==> flow/design.v (excerpt) <==
module apollo_top(
	input clk,
   input rst_n,
	input rs232_rx,	 
	output rs232_tx,	 
	input[7:0] in_ad_data,
	output out_ad_clk,
	output Sftclk,
	output Lchclk,
	output SDout,
	output test1,
	output test2
    );
For scale: ~4400 cells after synthesis, ~1400 flip-flops, roughly 18 I/O pins, about 57000 µm² of cells after synthesis.
==> flow/config.mk <==
export PLATFORM = sky130hd
export DESIGN_NAME = apollo_top
export DESIGN_NICKNAME = apollo_top
export VERILOG_FILES = /design/flow/design.v
export SDC_FILE = /design/flow/constraint.sdc
export NUM_CORES = 4
export LEC_CHECK = 0
export CAP_MARGIN = 20
export CORE_MARGIN = 2
export CORE_UTILIZATION = 72
export CTS_CLUSTER_DIAMETER = 28
export CTS_CLUSTER_SIZE = 47
export HOLD_SLACK_MARGIN = 0.29
export PLACE_DENSITY_LB_ADDON = 0.0
export SETUP_SLACK_MARGIN = 1.29
export SLEW_MARGIN = 20
==> flow/constraint.sdc <==
create_clock -name core_clock -period 4.38 [get_ports {clk}]
set_input_delay 0.8760 -clock core_clock [delete_from_list [all_inputs] [get_ports {clk}]]
set_output_delay 0.8760 -clock core_clock [all_outputs]
set_load 0.01 [all_outputs]
run.sh (not shown) runs the stock make flow with config.mk's settings and CLKGATE_MAP_FILE=.
Next try:
- CELL_PAD_IN_SITES_DETAIL_PLACEMENT: not set -> 0
- CORE_ASPECT_RATIO: not set -> 1.55
- CTS_CLUSTER_DIAMETER: 28 -> 121
- CTS_CLUSTER_SIZE: 47 -> not set
- GPL_ROUTABILITY_DRIVEN: not set -> 0
- HOLD_SLACK_MARGIN: 0.29 -> not set
- PLACE_DENSITY_LB_ADDON: 0.0 -> 0.18
- SETUP_SLACK_MARGIN: 1.29 -> 1.27
- SLEW_MARGIN: 20 -> 15
The new run produced a clean layout.
Critical path depth stays the same.
Via count shrinks by a few percent.
Sequential share of layout area grows by 4.0 points.
Setup slack is better by 0.12 ns.
Register-to-register slack is better by 0.19 ns.
Fmax grows by a few percent.
Synthesized cell count does not change.
Design area shrinks by a little under a tenth.
Utilization shrinks by 6.0 points.
Routed wire length shrinks by roughly a tenth.
Next try:
- CELL_PAD_IN_SITES_DETAIL_PLACEMENT: 0 -> not set
- CORE_ASPECT_RATIO: 1.55 -> not set
- CORE_UTILIZATION: 72 -> 70
- CTS_CLUSTER_DIAMETER: 121 -> not set
- GPL_ROUTABILITY_DRIVEN: 0 -> not set
- PLACE_DENSITY_LB_ADDON: 0.18 -> 0.0
- SETUP_SLACK_MARGIN: 1.27 -> 1.28
- SLEW_MARGIN: 15 -> 20
What happened:
- setup slack loses 0.0055 ns
- power rose by 1.4%
- register-to-register slack barely changes
- routed wire length drops by 6.4%
- critical path depth goes down by 1

* * *

apollo_top again, from the RTL that the note above started with.
==> flow/design.v (excerpt) <==
module apollo_top(
	input clk,
   input rst_n,
	input rs232_rx,	 
	output rs232_tx,	 
	input[7:0] in_ad_data,
	output out_ad_clk,
	output Sftclk,
	output Lchclk,
	output SDout,
	output test1,
	output test2
    );
wire[7:0] tx_in;
wire tx_write;
wire[7:0] rx_out;
wire rx_over;
my_uart	uart(	.clk(clk),
					.rst_n(rst_n),
					.rs232_rx(rs232_rx),
					.rs232_tx(rs232_tx),
					.tx_in(tx_in),
					.tx_write(tx_write),
					.rx_out(rx_out),
					.rx_over(rx_over)
					);
wire[7:0] recv_in;
wire recv_write;
wire recv_en;
wire recv_rst;
wire [7:0] scode;
wire scode_rdy;
wire [7:0] level;
controller controller(	.clk(clk),
								.rst_n(rst_n),
								.rx_out(rx_out),
								.rx_over(rx_over),
								.recv_in(recv_in),
								.recv_write(recv_write),
								.tx_in(tx_in),
								.tx_write(tx_write),
								.recv_ce(recv_en),
								.recv_rst(recv_rst),
								.scode(scode),
								.scode_rdy(scode_rdy),
								.level(level)
								);
segment_driver segment(	.clk(clk),
								.rst_n(rst_n),
								.bin({2'b00, scode}),
								.refresh(scode_rdy),
								.Sftclk(Sftclk),
  ...
Settings: LEC_CHECK=0, CAP_MARGIN=10, CORE_MARGIN=2, CORE_UTILIZATION=72, CTS_CLUSTER_DIAMETER=27, CTS_CLUSTER_SIZE=51, HOLD_SLACK_MARGIN=0.11, PLACE_DENSITY_LB_ADDON=0.0, SETUP_SLACK_MARGIN=1.31, SLEW_MARGIN=20; clock period 4.41 ns.
The starting point finished clean.
Next try:
Settings changed: CAP_MARGIN 10 to 20, CTS_CLUSTER_DIAMETER 27 to 28, HOLD_SLACK_MARGIN 0.11 to not set, TNS_END_PERCENT set to 5.
Result: Clock-buffer cell count went down by 79. Die size stays the same. Global-route usage is lower by 2.0 points. Register-to-register slack is better by 0.13 ns. Design area drops by 2.8%. Utilization fell by 2.5 points. Worst hold slack is better by 0.016 ns. Setup slack improves by 0.12 ns. Power goes down by 11%.
Next try:
Settings changed: CAP_MARGIN 20 to 35, CTS_CLUSTER_DIAMETER 28 to 26, TNS_END_PERCENT 5 to not set.
What happened:
- The new run finished with timing, DRC and antenna clean
- core utilization increases by 3.0 points
- synthesized cell count stays the same
- fmax decreases by 4.0%
- cell area increases by 3.5%
- first-iteration DRC count increases by about 13%
- clock skew increases by 0.0099 ns
Next try:
Settings changed: CAP_MARGIN 35 to 20, CTS_CLUSTER_DIAMETER 26 to not set, CTS_CLUSTER_SIZE 51 to not set, SETUP_SLACK_MARGIN 1.31 to 1.15.
Clock period 4.41 ns to 4.45 ns, I/O delays scaled along.
What happened:
- The new run went through all stages and came out clean
- sequential power stays flat
- worst setup slack improved by 0.20 ns
- clock-buffer cell count drops by 190
- wire length drops by about a fifth
- total power drops by a quarter to a third
- hold slack got worse by 0.045 ns
- clock skew drops by 0.023 ns
- clock power drops by well over a third

* * *

## job 101
Starting RTL as in the previous note.
==> flow/design.v (excerpt) <==
module apollo_top(
	input clk,
   input rst_n,
	input rs232_rx,	 
	output rs232_tx,	 
	input[7:0] in_ad_data,
	output out_ad_clk,
	output Sftclk,
	output Lchclk,
	output SDout,
	output test1,
	output test2
    );
clock: 2.45 ns
lec_check: 0
abc_area: 1
cap_margin: 5
cell_pad_in_sites_detail_placement: 0
cell_pad_in_sites_global_placement: 0
core_aspect_ratio: 1.55
core_margin: 2
core_utilization: 72
cts_cluster_diameter: 42
cts_cluster_size: 15
gpl_routability_driven: 1
hold_slack_margin: -0.1
max_routing_layer: met4
place_density_lb_addon: 0.28
setup_slack_margin: -0.11
slew_margin: 30
To summarise job 101: no stage aborted, but the layout did not pass its checks, failing on hold timing, setup timing.
[inputs] job 102 vs job 101
Settings: swapping 1 for 0 in GPL_ROUTABILITY_DRIVEN; clearing CELL_PAD_IN_SITES_GLOBAL_PLACEMENT, which used to be 0; swapping 5 for 0 in CAP_MARGIN; clearing CTS_CLUSTER_SIZE, which used to be 15; clearing HOLD_SLACK_MARGIN, which used to be -0.1; swapping 42 for 394 in CTS_CLUSTER_DIAMETER; clearing ABC_AREA, which used to be 1; clearing MAX_ROUTING_LAYER, which used to be met4; clearing PLACE_DENSITY_LB_ADDON, which used to be 0.28; swapping 30 for 15 in SLEW_MARGIN; putting PLACE_DENSITY at 0.35 where nothing was set; swapping -0.11 for 1.29 in SETUP_SLACK_MARGIN; swapping 2.45 for 4.38 in the clock period (ns, I/O delays scaled along).
==> comparison <==
- Job 102 closes out successfully: all stages finished, all timing, DRC and antenna checks passed.
- Looking at capture point of the worst path, the test1 result is from job 101; the receiver.get_rssi.rsum[11] one comes from job 102.
- Diff job 101 -> job 102 | post-layout total power | down by more than a quarter
- Job 101 -> job 102: net switching power decreased by more than a quarter
- Relative to job 101, sum of met3 wire segment lengths after detailed routing has decreased by about 40% in job 102.
- Between job 102 and job 101, it is job 102 whose relative contribution of combinational cells to total power is lower, by 1.4 points.
Input-level comparison between job 103 and job 102:
Settings: putting PLACE_DENSITY_LB_ADDON at 0.01 where nothing was set; swapping 0 for 20 in CAP_MARGIN; swapping 1.29 for 1.27 in SETUP_SLACK_MARGIN; swapping 1.55 for 0.89 in CORE_ASPECT_RATIO; clearing PLACE_DENSITY, which used to be 0.35; swapping 394 for 28 in CTS_CLUSTER_DIAMETER.
--- outcome ---
- Taking job 102 as the reference, in job 103 detailed-routed wire length on met3 increased by 2.3 mm relative to the old numbers; final period utilization lower.
- Compared with job 102, job 103 shows clock-buffer cell count higher by 71.
- Compared with job 102, in job 103 floorplan die width now sits higher; combinational cell fraction of total power ~0 delta; power now larger.
- Job 103 has number of levels in the clock H-tree above what job 102 had.
- Looking at dominant power group, the the clock network result is from job 103; the registers one comes from job 102.
- Job 103 has utilization of the core after routing above what job 102 had.
- Diff job 103..job 102 | fmax | negligible
- As far as count of mapped cells out of synthesis goes, job 102 and job 103 are indistinguishable; the numbers are identical.
- Number of placed I/O pins: job 103 vs job 102 identical

* * *

Starting RTL as in the previous note.
Settings: LEC_CHECK=0, ABC_AREA=1, CAP_MARGIN=20, CORE_MARGIN=2, CORE_UTILIZATION=70, PLACE_DENSITY_LB_ADDON=0.28, SETUP_SLACK_MARGIN=3.87, SLEW_MARGIN=20; clock period 14.1 ns.
Rerun with:
Settings changed: ABC_AREA 1 to unset, CORE_UTILIZATION 70 to 72, CTS_CLUSTER_SIZE set to 32, HOLD_SLACK_MARGIN set to -0.09, PLACE_DENSITY_LB_ADDON 0.28 to unset, SETUP_SLACK_MARGIN 3.87 to unset.
Clock period 14.1 ns to 17.0 ns, I/O delays scaled along.
The new run completed without violations.
Core utilization goes up by 2.2 points.
Global-route usage goes down by 4.1 points.
Count of clock-buffer cells in the layout went up by 11.

* * *

Setup of run 1:
Starting RTL as in the previous note.
clock: 4.4 ns
lec_check: 0
abc_area: 1
cap_margin: 0
core_aspect_ratio: 0.72
core_margin: 2
core_utilization: 72
cts_cluster_diameter: 360
cts_cluster_size: 15
hold_slack_margin: 0.3
place_density_lb_addon: 0.17
setup_slack_margin: 1.31
slew_margin: 20
tns_end_percent: 5
Input-level comparison between run 2 and run 1:
--- a/flow/config.mk
+++ b/flow/config.mk
@@ -14,6 +14,5 @@
 export CTS_CLUSTER_SIZE = 15
 export HOLD_SLACK_MARGIN = 0.3
-export PLACE_DENSITY_LB_ADDON = 0.17
+export PLACE_DENSITY_LB_ADDON = 0.13
 export SETUP_SLACK_MARGIN = 1.31
 export SLEW_MARGIN = 20
-export TNS_END_PERCENT = 5
==> comparison <==
Taking run 1 as the reference, in run 2 portion of the clock cycle consumed by the worst path in the final layout shrank by 1.4 points; first-pass GRT wire length about even; via count saw a decrease; register-to-register slack now sits lower.
Run 2: flow completed, timing, DRC and antenna clean
## Diff of input files: run 3 against run 2
==> flow/config.mk <==
export PLATFORM = sky130hd
export DESIGN_NAME = apollo_top
export DESIGN_NICKNAME = apollo_top
export VERILOG_FILES = /design/flow/design.v
export SDC_FILE = /design/flow/constraint.sdc
export NUM_CORES = 4
export LEC_CHECK = 0
export CAP_MARGIN = 20
export CORE_MARGIN = 2
export CORE_UTILIZATION = 40
export PLACE_DENSITY = 0.6
export SLEW_MARGIN = 20
==> flow/constraint.sdc <==
create_clock -name core_clock -period 20.0 [get_ports {clk}]
set_input_delay 4.0000 -clock core_clock [delete_from_list [all_inputs] [get_ports {clk}]]
set_output_delay 4.0000 -clock core_clock [all_outputs]
set_load 0.01 [all_outputs]
## What came out
- Relative to run 2, the net switching power measured on run 3 has decreased by more than half.
- Run comparison: run 3 critical path capture point receiver.get_data.bbuf[9]; run 2 critical path capture point test1
- Going from run 2 to run 3, number of fill cells went up 140%; fraction of the core area covered by cells at the end of the flow decreased 32 points; routed wire length has decreased.
- Run 3 ends up with a wire length per cell after detailed routing that is about 2.8% higher than in run 2.
- Category of the most critical setup path = input port to asynchronous set/reset pin: run 3; category of the most critical setup path = flop to output port: run 2
diff inputs: run 3 => run 4
--- a/flow/config.mk
+++ b/flow/config.mk
@@ -6,7 +6,13 @@
 export NUM_CORES = 4
 export LEC_CHECK = 0
+export ABC_AREA = 1
 export CAP_MARGIN = 20
-export CORE_MARGIN = 2
-export CORE_UTILIZATION = 40
-export PLACE_DENSITY = 0.6
+export CELL_PAD_IN_SITES_DETAIL_PLACEMENT = 2
+export CORE_MARGIN = 5
+export CORE_UTILIZATION = 52
+export CTS_CLUSTER_SIZE = 72
+export GPL_TIMING_DRIVEN = 0
+export HOLD_SLACK_MARGIN = 0.27
+export PLACE_DENSITY_LB_ADDON = 0.25
+export SETUP_SLACK_MARGIN = 2.37
 export SLEW_MARGIN = 20
--- outcome ---
Cell total in the yosys stat output grows by more than half when moving from run 3 to run 4. Comparing synthesized instance count for run 3 and run 4, the bigger number came from run 4. Compared to run 3, run 4 was floorplanned on a smaller die. Run 4 | ERROR | detailed placement.

* * *

apollo_top again, from the RTL that the note above started with.
make LEC_CHECK=0 ABC_AREA=1 CAP_MARGIN=20 CORE_ASPECT_RATIO=1.12 CORE_MARGIN=2 CORE_UTILIZATION=37 CTS_CLUSTER_DIAMETER=243 GPL_TIMING_DRIVEN=1 MIN_ROUTING_LAYER=met2 PLACE_DENSITY_LB_ADDON=0.08 SLEW_MARGIN=20 finish   # period 8.32 ns
Change:
Settings changed: ABC_AREA 1 to default, CORE_ASPECT_RATIO 1.12 to default, CORE_UTILIZATION 37 to 72, CTS_CLUSTER_DIAMETER 243 to default, GPL_TIMING_DRIVEN 1 to default, MIN_ROUTING_LAYER met2 to default, PLACE_DENSITY_LB_ADDON 0.08 to default, SETUP_SLACK_MARGIN from default to 2.64.
Clock period 8.32 ns to 9.23 ns, I/O delays scaled along.
Area after synthesis drops by about 2%. Power drops by about 16%. Synthesized cell count drops by 35%. Design area drops by about 4%. Global-route usage climbs by 0.41 points. Final cell count drops by about 40%. Routed wire length drops by 25%. Sequential power drops by 11%.

* * *

## build 37
Starting RTL as in the previous note.
Settings: LEC_CHECK=0, CAP_MARGIN=20, CELL_PAD_IN_SITES_DETAIL_PLACEMENT=1, CELL_PAD_IN_SITES_GLOBAL_PLACEMENT=2, CORE_MARGIN=2, CORE_UTILIZATION=46, MIN_ROUTING_LAYER=met1, PLACE_DENSITY_LB_ADDON=0.3, SLEW_MARGIN=30; clock period 8.78 ns.
[inputs] build 95 vs build 37
- putting SETUP_SLACK_MARGIN at 3.87 where nothing was set
- clearing CELL_PAD_IN_SITES_GLOBAL_PLACEMENT, which used to be 2
- clearing CELL_PAD_IN_SITES_DETAIL_PLACEMENT, which used to be 1
- clearing MIN_ROUTING_LAYER, which used to be met1
- clearing PLACE_DENSITY_LB_ADDON, which used to be 0.3
- swapping 30 for 20 in SLEW_MARGIN
- swapping 46 for 65 in CORE_UTILIZATION
- swapping 8.78 for 14.1 in the clock period (ns, I/O delays scaled along)
In the tables for build 95 and build 37, global-route usage reads higher with build 95. From build 37 to build 95 the numbers moved as follows: share of total power in the clock network went down 1.8 points; tally of clock buffers in the finished layout now sits higher; worst path setup slack after routing rose 4.26 ns. [build 95] worst hold slack fell 0.011 ns relative to build 37. For share of final layout cell area taken by non-clock buffers, build 95 and build 37 come out practically identical.
Input-level comparison between build 57 and build 95:
- PLACE_DENSITY_LB_ADDON: unset -> 0.28
- ABC_AREA: unset -> 1
- SETUP_SLACK_MARGIN: 3.87 -> unset
- CORE_UTILIZATION: 65 -> 72
- the clock period (ns, I/O delays scaled along): 14.1 -> 16.0
Results
Number of signal-net buffers in the layout: build 57 > build 95
[build 57 vs build 95] first-pass GRT wire length: higher in build 57
In build 57 relative to build 95, maximum number of pins on one net before global-route repair had gone up by a few percent.
Compared with build 95, build 57 shows a unique cell type count in the Yosys netlist that is about 30% lower.
Area used by multi-input combinational logic | build 57 below build 95
## Diff of input files: build 97 against build 57
- an added CTS_CLUSTER_SIZE of 47
- a deleted ABC_AREA that had been 1
- an added SETUP_SLACK_MARGIN of 1.29
- a change of PLACE_DENSITY_LB_ADDON from 0.28 to 0.0
- a change of the clock period (ns, I/O delays scaled along) from 16.0 to 4.38
--- outcome ---
Having completed the whole flow, build 97 delivered a layout that passed the timing, design-rule and antenna checks. Build 97 vs. build 57: mux cell area share after synthesis increased by 19 points relative to the old numbers; final cell count went down 2299; total CTS buffers climbed 4; power share of the combinational group went down; share of the clock period used by the worst path increased by 36 points relative to the old numbers. Area overhead of the layout relative to synthesis ends up lower on build 57. For design area, build 57 and build 97 come out practically identical. Run comparison: build 97 end point of the critical path receiver.get_rssi.rsum[12]; build 57 end point of the critical path test1. A top logic cell family in the synthesized netlist of simple AND/OR/NAND/NOR gates is what build 57 shows, while multiplexers belongs to build 97. Core util | build 97 vs build 57 | build 97 higher.
#### Input delta (build 69 over build 97)
- PLACE_DENSITY newly set to 0.37
- SETUP_SLACK_MARGIN changed from 1.29 to 1.27
- CTS_CLUSTER_DIAMETER newly set to 26
- CORE_ASPECT_RATIO newly set to 1.55
- PLACE_DENSITY_LB_ADDON removed (was 0.0)
- GPL_ROUTABILITY_DRIVEN newly set to 0
- SLEW_MARGIN changed from 20 to 15
- CTS_CLUSTER_SIZE removed (was 47)
- CELL_PAD_IN_SITES_DETAIL_PLACEMENT newly set to 0
Results
- In build 69, met1 usage in global routing is lower than in build 97.
- As of build 69, total power draw had risen by more than 10% compared to build 97.
- Build 97 reports its slowest cell on the critical path as or4_4 while build 69 reports dfstp_2.
- Build 97 → build 69: worst reg2reg path depth increased by 10 relative to the old numbers, post-synthesis to final-layout area growth rose by 3.8 points, share of power burned in registers fell by 6.5 points.
Setup changes, build 69 to build 14
- setting PLACE_DENSITY_LB_ADDON to 0.18 for the first time
- changing SETUP_SLACK_MARGIN from 1.27 to 1.29
- removing PLACE_DENSITY (formerly 0.37)
- changing CTS_CLUSTER_DIAMETER from 26 to 121
==> results <==
Build 69 and build 14 ended up with nearly the same multi-input logic area.
Relative to build 69, tightest hold margin decreased by 0.067 ns in build 14.
Final clock skew sits lower in build 14 than in build 69.
Power figures rest on the tool's default switching activity, not on a simulated workload.
